== yarrow ==
==> flow/design.v (excerpt) <==
module interpolation (
    input           clk,
    input           RST,
    input           START,
    input   [5:0]   H0,
    input   [5:0]   V0,
    input   [3:0]   SW,
    input   [3:0]   SH,
    output          REN,
    input   [7:0]   R_DATA,
    output  [11:0]  ADDR,
    output  [7:0]   O_DATA,
    output          O_VALID
);
Settings: LEC_CHECK=0, ABC_AREA=1, CAP_MARGIN=20, CELL_PAD_IN_SITES_DETAIL_PLACEMENT=2, CELL_PAD_IN_SITES_GLOBAL_PLACEMENT=3, CORE_MARGIN=6, CORE_UTILIZATION=34, CTS_CLUSTER_DIAMETER=296, CTS_CLUSTER_SIZE=26, GPL_ROUTABILITY_DRIVEN=0, GPL_TIMING_DRIVEN=1, MAX_ROUTING_LAYER=met4, MIN_ROUTING_LAYER=met1, SETUP_SLACK_MARGIN=1.07, SLEW_MARGIN=15, TNS_END_PERCENT=35; clock period 17.4 ns.
run.sh (not shown) runs the stock make flow with config.mk's settings and CLKGATE_MAP_FILE=.
yarrow finished all stages; however, its layout fails the closing checks, the failures being negative setup slack.
Edits applied to the flow inputs when going from yarrow to lagoon:
- CORE_UTILIZATION now 20, was 34
- CTS_CLUSTER_DIAMETER no longer set, was 296
- PLACE_DENSITY_LB_ADDON now 0.21, previously not set
- SETUP_SLACK_MARGIN no longer set, was 1.07
- CELL_PAD_IN_SITES_GLOBAL_PLACEMENT no longer set, was 3
- SLEW_MARGIN now 35, was 15
- TNS_END_PERCENT no longer set, was 35
- CORE_MARGIN now 2, was 6
- CELL_PAD_IN_SITES_DETAIL_PLACEMENT no longer set, was 2
- CORE_ASPECT_RATIO now 1.01, previously not set
- GPL_TIMING_DRIVEN no longer set, was 1
- CTS_CLUSTER_SIZE no longer set, was 26
- GPL_ROUTABILITY_DRIVEN no longer set, was 0
- the clock period (ns, I/O delays scaled along) now 28.7, was 17.4
Notes after the runs:
On lagoon: floorplan core area is 73% higher than what yarrow gave. The post-route worst setup slack reported for lagoon is greater than that of yarrow by 3.55 ns. lagoon reports its timing startpoint of the critical path as data_y_lower[0][4]$_DFFE_NP_ while yarrow reports data_y_upper[1][6]$_DFFE_NN_. Of lagoon and yarrow, the run reporting the lower number of rows in the core area was yarrow. Looking at lagoon and yarrow, the hold slack is a wash. Higher number of tap instances goes to lagoon over yarrow. lagoon -> yarrow: simple-gate portion of the synthesized area flat. yarrow → lagoon: number of vias after detailed routing now smaller; clock skew now sits lower; total power saw a decrease; pin count of the biggest net entering global routing increased by about 6% relative to the old numbers; final-stage net count shrank by 9. lagoon went all the way through the flow, and no timing, DRC or antenna check failed.
diff inputs: lagoon => cedar
- SETUP_SLACK_MARGIN: unset -> -0.32
- CORE_UTILIZATION: 20 -> 67
- PLACE_DENSITY_LB_ADDON: 0.21 -> unset
- CTS_CLUSTER_SIZE: unset -> 60
- CORE_ASPECT_RATIO: 1.01 -> unset
- SLEW_MARGIN: 35 -> 15
- CTS_CLUSTER_DIAMETER: unset -> 24
- MIN_ROUTING_LAYER: met1 -> unset
- the clock period (ns, I/O delays scaled along): 28.7 -> 20.5
--- outcome ---
In cedar, buffering overhead is higher than in lagoon. cedar -> stages 100% | layout checks FAIL | negative setup slack. The estimated power of cedar ends up higher than the estimate for lagoon. The run with more routed wire is lagoon, not cedar. Compared with lagoon, in cedar met3 routing resource usage after global routing saw an increase; area growth from synthesis to layout saw a decrease; core utilization of the finished layout saw an increase; data required time at the worst endpoint saw a decrease.
The inputs of nickel differ from those of cedar as listed below.
- swapping 15 for 20 in SLEW_MARGIN
- clearing CTS_CLUSTER_SIZE, which used to be 60
- clearing ABC_AREA, which used to be 1
- clearing CTS_CLUSTER_DIAMETER, which used to be 24
- clearing MAX_ROUTING_LAYER, which used to be met4
- clearing SETUP_SLACK_MARGIN, which used to be -0.32
- swapping 67 for 40 in CORE_UTILIZATION
- swapping 20.5 for 32.0 in the clock period (ns, I/O delays scaled along)
NOTE: Yosys chip area in nickel falls short of that of cedar. Summary: detailed router's first-iteration violation count, nickel better than cedar. Max power per standard cell area across cedar and nickel: cedar. Between cedar and nickel, non-clock buffer count is lower for nickel, cedar comes in above that. In the final reports, the cell area of nickel is smaller than that of cedar. nickel completed; timing, DRC and antenna clean. nickel vs cedar, synthesized cell count went down by about 17%. The run showing the greater number of failing setup endpoints in the final timing report is cedar. Die boundary width: nickel vs cedar up 27%. Of cedar and nickel, nickel shows the higher clock-buffer cell count, with cedar below it. Compared with cedar, nickel shows a lower number of instances resized during post-cts repair. Diff cedar -> nickel | share of cell area taken by multi-input logic gates | increase of 5.3 points.
Power figures rest on the tool's default switching activity, not on a simulated workload.
